==> flow/design.v <==
`timescale 1ns/100ps
module conv(
           input Aclk,
           input rst,
           input [7:0] Xin,
           input [7:0] Kin,
           output reg [7:0] Rout,
           output reg result_done
       );
reg [7:0] pattern [9-1:0];
reg [4:0] daddr;
wire pattern_done;
reg [7:0] kernel [4-1:0];
reg [4:0] kaddr;
wire kernel_done;
reg [7:0] result [4-1:0];
reg [4:0] out_cnt;
integer i;
assign pattern_done = (daddr-1>=9) ? 1'd1 : 1'd0;
always@(posedge Aclk)
begin
    if(rst)
    begin
        for(i=0;i<9;i=i+1)
        begin
            pattern[i] <= 7'd0;
        end
        daddr <= 5'd1;   
    end
    else
    begin
        if(pattern_done)
        begin
            pattern[daddr] <= pattern[daddr];
            daddr <= daddr;
        end
        else
        begin
            pattern[daddr-1] <= Xin;
            daddr <= daddr + 5'd1;
        end
    end
end
assign kernel_done = (kaddr-1>=4) ? 1'd1 : 1'd0;
always@(posedge Aclk)
begin
    if(rst)
    begin
        for(i=0;i<4;i=i+1)
        begin
            kernel[i] <= 7'd0;
        end
        kaddr <= 5'd1;
    end
    else
    begin
        if(kernel_done)
        begin
            kernel[kaddr] <= kernel[kaddr];
            kaddr <= kaddr;
        end
        else
        begin
            kernel[kaddr-1] <= Kin;
            kaddr <= kaddr + 5'd1;
        end
    end
end
always@(*)
begin
    if(rst)
    begin
        for(i=0;i<4;i=i+1)
        begin
            result[i] = 7'd0;
        end
    end
    else
    begin
        if(pattern_done & kernel_done)
        begin
            result[0] = pattern[0]*kernel[0] + pattern[1]*kernel[1] + pattern[3]*kernel[2] + pattern[4]*kernel[3];
            result[1] = pattern[1]*kernel[0] + pattern[2]*kernel[1] + pattern[4]*kernel[2] + pattern[5]*kernel[3];
            result[2] = pattern[3]*kernel[0] + pattern[4]*kernel[1] + pattern[6]*kernel[2] + pattern[7]*kernel[3];
            result[3] = pattern[4]*kernel[0] + pattern[5]*kernel[1] + pattern[7]*kernel[2] + pattern[8]*kernel[3];
        end
        else
        begin
            for(i=0;i<4;i=i+1)
            begin
                result[i] = 7'd0;
            end
        end
    end
end
always@(posedge Aclk)
begin
    if(rst)
    begin
        result_done <= 1'd0;
    end
    else
    begin
        if(pattern_done & kernel_done)
        begin
            result_done <= 1'd1;
        end
        else
        begin
            result_done <= result_done;
        end
    end
end
always@(posedge Aclk)
begin
    if(rst)
    begin
        Rout <= 7'd0;
        out_cnt <= 5'd1;
    end
    else
    begin
        if(pattern_done & kernel_done)
        begin
            out_cnt <= out_cnt + 5'd1;
            Rout <= result[out_cnt-1];
        end
        else
        begin
            out_cnt <= 5'd1;
            Rout <= 5'd0;
        end
    end
end
endmodule
make LEC_CHECK=0 CAP_MARGIN=0 CORE_ASPECT_RATIO=0.92 CORE_MARGIN=2 CORE_UTILIZATION=72 CTS_CLUSTER_DIAMETER=397 CTS_CLUSTER_SIZE=51 PLACE_DENSITY_LB_ADDON=0.0 SETUP_SLACK_MARGIN=1.83 SLEW_MARGIN=20 TNS_END_PERCENT=65 finish   # period 6.5 ns
run.sh (not shown) runs the stock make flow with config.mk's settings and CLKGATE_MAP_FILE=.
The baseline completed, yet does not pass: negative setup slack.
==> next run, changes <==
==> flow/config.mk (replaced) <==
export PLATFORM = sky130hd
export DESIGN_NAME = conv
export DESIGN_NICKNAME = conv
export VERILOG_FILES = /design/flow/design.v
export SDC_FILE = /design/flow/constraint.sdc
export NUM_CORES = 4
export LEC_CHECK = 0
export CAP_MARGIN = 20
export CORE_MARGIN = 2
export CORE_UTILIZATION = 52
export SLEW_MARGIN = 20
==> flow/constraint.sdc (replaced) <==
create_clock -name core_clock -period 4.88 [get_ports {Aclk}]
set_input_delay 0.9760 -clock core_clock [delete_from_list [all_inputs] [get_ports {Aclk}]]
set_output_delay 0.9760 -clock core_clock [all_outputs]
set_load 0.01 [all_outputs]
Result: The changed run finished but failed the layout checks on negative setup slack. Worst hold slack degrades by 0.031 ns. First-iteration DRC count fell by 41%.
==> next run, changes <==
--- a/flow/config.mk
+++ b/flow/config.mk
@@ -10 +10 @@
-export CORE_UTILIZATION = 52
+export CORE_UTILIZATION = 63
==> flow/constraint.sdc (replaced) <==
create_clock -name core_clock -period 7.85 [get_ports {Aclk}]
set_input_delay 1.5700 -clock core_clock [delete_from_list [all_inputs] [get_ports {Aclk}]]
set_output_delay 1.5700 -clock core_clock [all_outputs]
set_load 0.01 [all_outputs]
The new run completed without violations.
Wire length shrinks by 7.4%.
Synthesized cell count is unchanged.
Worst hold slack degrades by 0.0091 ns.
Sequential share of layout area grows by 1.4 points.
Utilization grows by 6.6 points.
==> next run, changes <==
==> flow/constraint.sdc (replaced) <==
create_clock -name core_clock -period 4.36 [get_ports {Aclk}]
set_input_delay 0.8720 -clock core_clock [delete_from_list [all_inputs] [get_ports {Aclk}]]
set_output_delay 0.8720 -clock core_clock [all_outputs]
set_load 0.01 [all_outputs]
After rerunning: This time the run completed and failed the layout checks on negative setup slack; wire length climbs by 7.4%; flip-flop count is unchanged; final cell count climbs by about 8%; setup slack degrades by 2.8 ns; worst hold slack improves by 0.010 ns; die area is unchanged; sequential share of layout area drops by 1.5 points; via count climbs by about 7%.
==> next run, changes <==
--- a/flow/config.mk
+++ b/flow/config.mk
@@ -10 +10 @@
-export CORE_UTILIZATION = 63
+export CORE_UTILIZATION = 65
==> flow/constraint.sdc (replaced) <==
create_clock -name core_clock -period 6.45 [get_ports {Aclk}]
set_input_delay 1.2900 -clock core_clock [delete_from_list [all_inputs] [get_ports {Aclk}]]
set_output_delay 1.2900 -clock core_clock [all_outputs]
set_load 0.01 [all_outputs]
The changed run finished but failed the layout checks on negative setup slack.
Synthesized cell count does not change.
Setup slack improves by 2.0 ns.
Via count shrinks by about 0.47%.
Hold slack loses 0.012 ns.
Synthesized area does not change.
Sequential share of layout area grows by 0.31 points.

---

Setup of lane 1:
RTL: the design.v shown in full above, as it stands there.
==> flow/config.mk <==
export PLATFORM = sky130hd
export DESIGN_NAME = conv
export DESIGN_NICKNAME = conv
export VERILOG_FILES = /design/flow/design.v
export SDC_FILE = /design/flow/constraint.sdc
export NUM_CORES = 4
export LEC_CHECK = 0
export ABC_AREA = 1
export CAP_MARGIN = 20
export CORE_MARGIN = 2
export CORE_UTILIZATION = 72
export CTS_CLUSTER_SIZE = 100
export PLACE_DENSITY = 0.4
export SETUP_SLACK_MARGIN = 1.34
export SLEW_MARGIN = 20
export TNS_END_PERCENT = 15
==> flow/constraint.sdc <==
create_clock -name core_clock -period 5.62 [get_ports {Aclk}]
set_input_delay 1.1240 -clock core_clock [delete_from_list [all_inputs] [get_ports {Aclk}]]
set_output_delay 1.1240 -clock core_clock [all_outputs]
set_load 0.01 [all_outputs]
Although it ran to completion, lane 1 produced a layout that fails the final checks because of setup timing.
### lane 1 -> lane 2
Settings: CORE_UTILIZATION changed from 72 to 26; ABC_AREA removed (was 1); PLACE_DENSITY removed (was 0.4); TNS_END_PERCENT removed (was 15); CTS_CLUSTER_SIZE removed (was 100); SETUP_SLACK_MARGIN removed (was 1.34); the clock period (ns, I/O delays scaled along) changed from 5.62 to 15.1.
### Flow results
- Lane 2: no failed stages, no open violations at the end
- Re register fraction of the total cell area: lane 2 and lane 1 aren't equal, and the higher value belongs to lane 2.
- Compared to lane 1, lane 2 has maximum clock frequency 18 MHz lower.
- Design area: lane 2 vs lane 1 down 12%
- Of lane 2 and lane 1, lane 1 shows the lower worst hold slack, with lane 2 above it.
- Between lane 1 and lane 2, final worst-path cycle share decreased.
Inputs modified between lane 2 and lane 3:
Settings: a change of CORE_UTILIZATION from 26 to 59; a change of the clock period (ns, I/O delays scaled along) from 15.1 to 5.12.
The final report for lane 3 shows a completed flow and a layout that fails verification, specifically setup timing.
From lane 2 to lane 3 the numbers moved as follows: pin count of the biggest net entering global routing decreased by 4 relative to the old numbers; buffer and inverter count on the worst path decreased by 3 relative to the old numbers; slack of the critical path decreased by 9.15 ns relative to the old numbers; cell count decreased by 346 relative to the old numbers.
Lane 2 → lane 3: share of the core filled with cells shows an increase of 43 points; final worst hold slack down 0.0041 ns.
Looking at worst setup path startpoint, the kernel[0][4] result is from lane 2; the kernel[2][4] one comes from lane 3.
Relative to lane 3, the following input files were edited for lane 4:
Settings: an added ABC_AREA of 1; a change of CORE_UTILIZATION from 59 to 21; a change of the clock period (ns, I/O delays scaled along) from 5.12 to 10.0.
[summary]
- Lane 4 did not stop at any stage, and its layout met the timing, DRC and antenna checks.
- [compare] base=lane 3 new=lane 4: tally of max-capacitance violations did not really move, share of synthesized area occupied by flip-flops and latches shows a reduction of 1.2 points.
- Lane 4 ended up with a higher longest individual stage delay on the worst path than lane 3 did.
[inputs] lane 5 vs lane 4
Settings: CTS_CLUSTER_DIAMETER: unset -> 230; PLACE_DENSITY_LB_ADDON: unset -> 0.3; CTS_CLUSTER_SIZE: unset -> 100; HOLD_SLACK_MARGIN: unset -> 0.15; ABC_AREA: 1 -> unset; CORE_UTILIZATION: 21 -> 46; TNS_END_PERCENT: unset -> 10; CORE_ASPECT_RATIO: unset -> 0.5.
Findings:
Number of placed cells counting well taps, lane 5 and lane 4: lower on lane 5. For total cells reported by yosys after synthesis, dividing the value from lane 4 by the value from lane 5 gives 1.4. The via count of lane 5 is lower than that of lane 4. Lane 5: share of the core filled with cells in the final layout is 27 points higher than what lane 4 reported.
